run A:
## eth_rx
module eth_rx (
    input wire i_clk,
    input wire i_reset,
    input wire [31:0] i_xver_rx_data,
    output logic [31:0] m00_axis_tdata,
    output logic [3:0] m00_axis_tkeep,
    output logic m00_axis_tvalid,
    output logic m00_axis_tlast,
    output logic m00_axis_tuser
);
clock: 8.38 ns
lec_check: 0
abc_area: 1
cap_margin: 0
cell_pad_in_sites_detail_placement: 0
core_margin: 2
core_utilization: 65
cts_cluster_diameter: 354
gpl_timing_driven: 1
hold_slack_margin: 0.29
place_density_lb_addon: 0.06
slew_margin: 20
run.sh (not shown) runs the stock make flow with config.mk's settings and CLKGATE_MAP_FILE=.
Modified inputs, run B compared to run A
Settings: removing ABC_AREA (formerly 1); removing CTS_CLUSTER_DIAMETER (formerly 354); changing HOLD_SLACK_MARGIN from 0.29 to 0.25; changing CORE_UTILIZATION from 65 to 47; changing CAP_MARGIN from 0 to 20; changing the clock period (ns, I/O delays scaled along) from 8.38 to 5.76.
[summary]
- Run B vs run A: worst hold slack up in run B
- Across both runs, post-layout minimum cycle time was lower for run B than for run A.
- Post-detailed-routing wire length: run B vs run A down 5.6%
- Run B: full flow OK, the timing, DRC and antenna checks passed
- Of the two candidates, run A has the better slack of the worst reg-to-reg path and run B the worse one.
- Run B — length in cells of the worst reg-to-reg path 10 lower, run A as reference
- Largest fanout of any net on the critical path: run B < run A
Relative to run B, the following input files were edited for run C:
Settings: CORE_UTILIZATION now 61, was 47; CELL_PAD_IN_SITES_DETAIL_PLACEMENT no longer set, was 0; SETUP_SLACK_MARGIN now 1.32, previously not set; PLACE_DENSITY_LB_ADDON no longer set, was 0.06; GPL_TIMING_DRIVEN no longer set, was 1; HOLD_SLACK_MARGIN no longer set, was 0.25; the clock period (ns, I/O delays scaled along) now 4.79, was 5.76.
## What came out
| run C | all stages done | FAIL | setup timing |. Delta (run C minus run B): total combinational power increased 37%; global-route usage rose 13 points. Compare run C and run B | sequential portion of the cell area lower: run C. Re simple-gate area share of the yosys netlist: no difference whatsoever between run B and run C. Compared with run B, run C shows a higher number of DRC markers after the initial detailed-route iteration. Post-cts hold-fix buffer tally: run B vs run C, no meaningful difference. The switching share of power number comes out lower for run B vs run C. Compared with run B, run C improves maximum clock frequency. Relative to run B, final wirelength has increased by 13000 um in run C. Row number of detailed-routing iterations run before antenna repair: run C higher / run B lower.
Input changes introduced in run D (baseline for comparison: run C):
Settings: MAX_ROUTING_LAYER: unset -> met4; SETUP_SLACK_MARGIN: 1.32 -> 1.4; CORE_UTILIZATION: 61 -> 69; TNS_END_PERCENT: unset -> 100; the clock period (ns, I/O delays scaled along): 4.79 -> 6.22.
Findings:
Run D finished all stages; the layout is clean.
Higher power among run D and run C: run C
On setup slack after layout, the higher figure sits with run D, not run C.
Utilization (run D over run C): increase, 1.7 points
Run C ended up with u_rx.u_rx_crc.crc_reg[5]$_SDFF_PP1_ as its launch point of the critical path; run D ended up with u_rx.rx_crc_input_del[0]$_SDFFE_PP0P_.
Run D against run C: aggregate global-route resource usage climbed 5.3 points; clock power dropped about 27%; chip area dropped 7100 um2.
On synthesis-to-finish area growth: run D sits below run C.
Input-level comparison between run E and run D:
Settings: CORE_UTILIZATION now 72, was 69; CTS_CLUSTER_SIZE now 98, previously not set; MAX_ROUTING_LAYER no longer set, was met4; CTS_CLUSTER_DIAMETER now 321, previously not set; SETUP_SLACK_MARGIN no longer set, was 1.4; TNS_END_PERCENT no longer set, was 100; the clock period (ns, I/O delays scaled along) now 4.5, was 6.22.
In the summary table, run E is marked failed, with error GRT-0232 raised in global routing (5_1_grt). In the metrics for run D and run E, the one carrying the lower core footprint is run E. Comparing run E with run D, the total cell area reported by yosys after synthesis came out essentially unchanged. Going from run D to run E, the die width was found to have gone down by 2.1%. Re number of register bits inferred by synthesis: no difference whatsoever between run E and run D. Compared with run D, run E shows a die size that is about 4% lower. Number of H-tree levels, run D and run E, higher one = run D. Simple logic cell fraction of the synthesized area came out exactly the same in run D and run E. Run D -> run E: post-synthesis cell count flat. On CTS buffer count: between run D and run E, it ends up higher for run D. The higher number of core rows came out of run D. Floorplan core density ends up higher on run E.
Power is estimated from default activity; no workload was simulated.
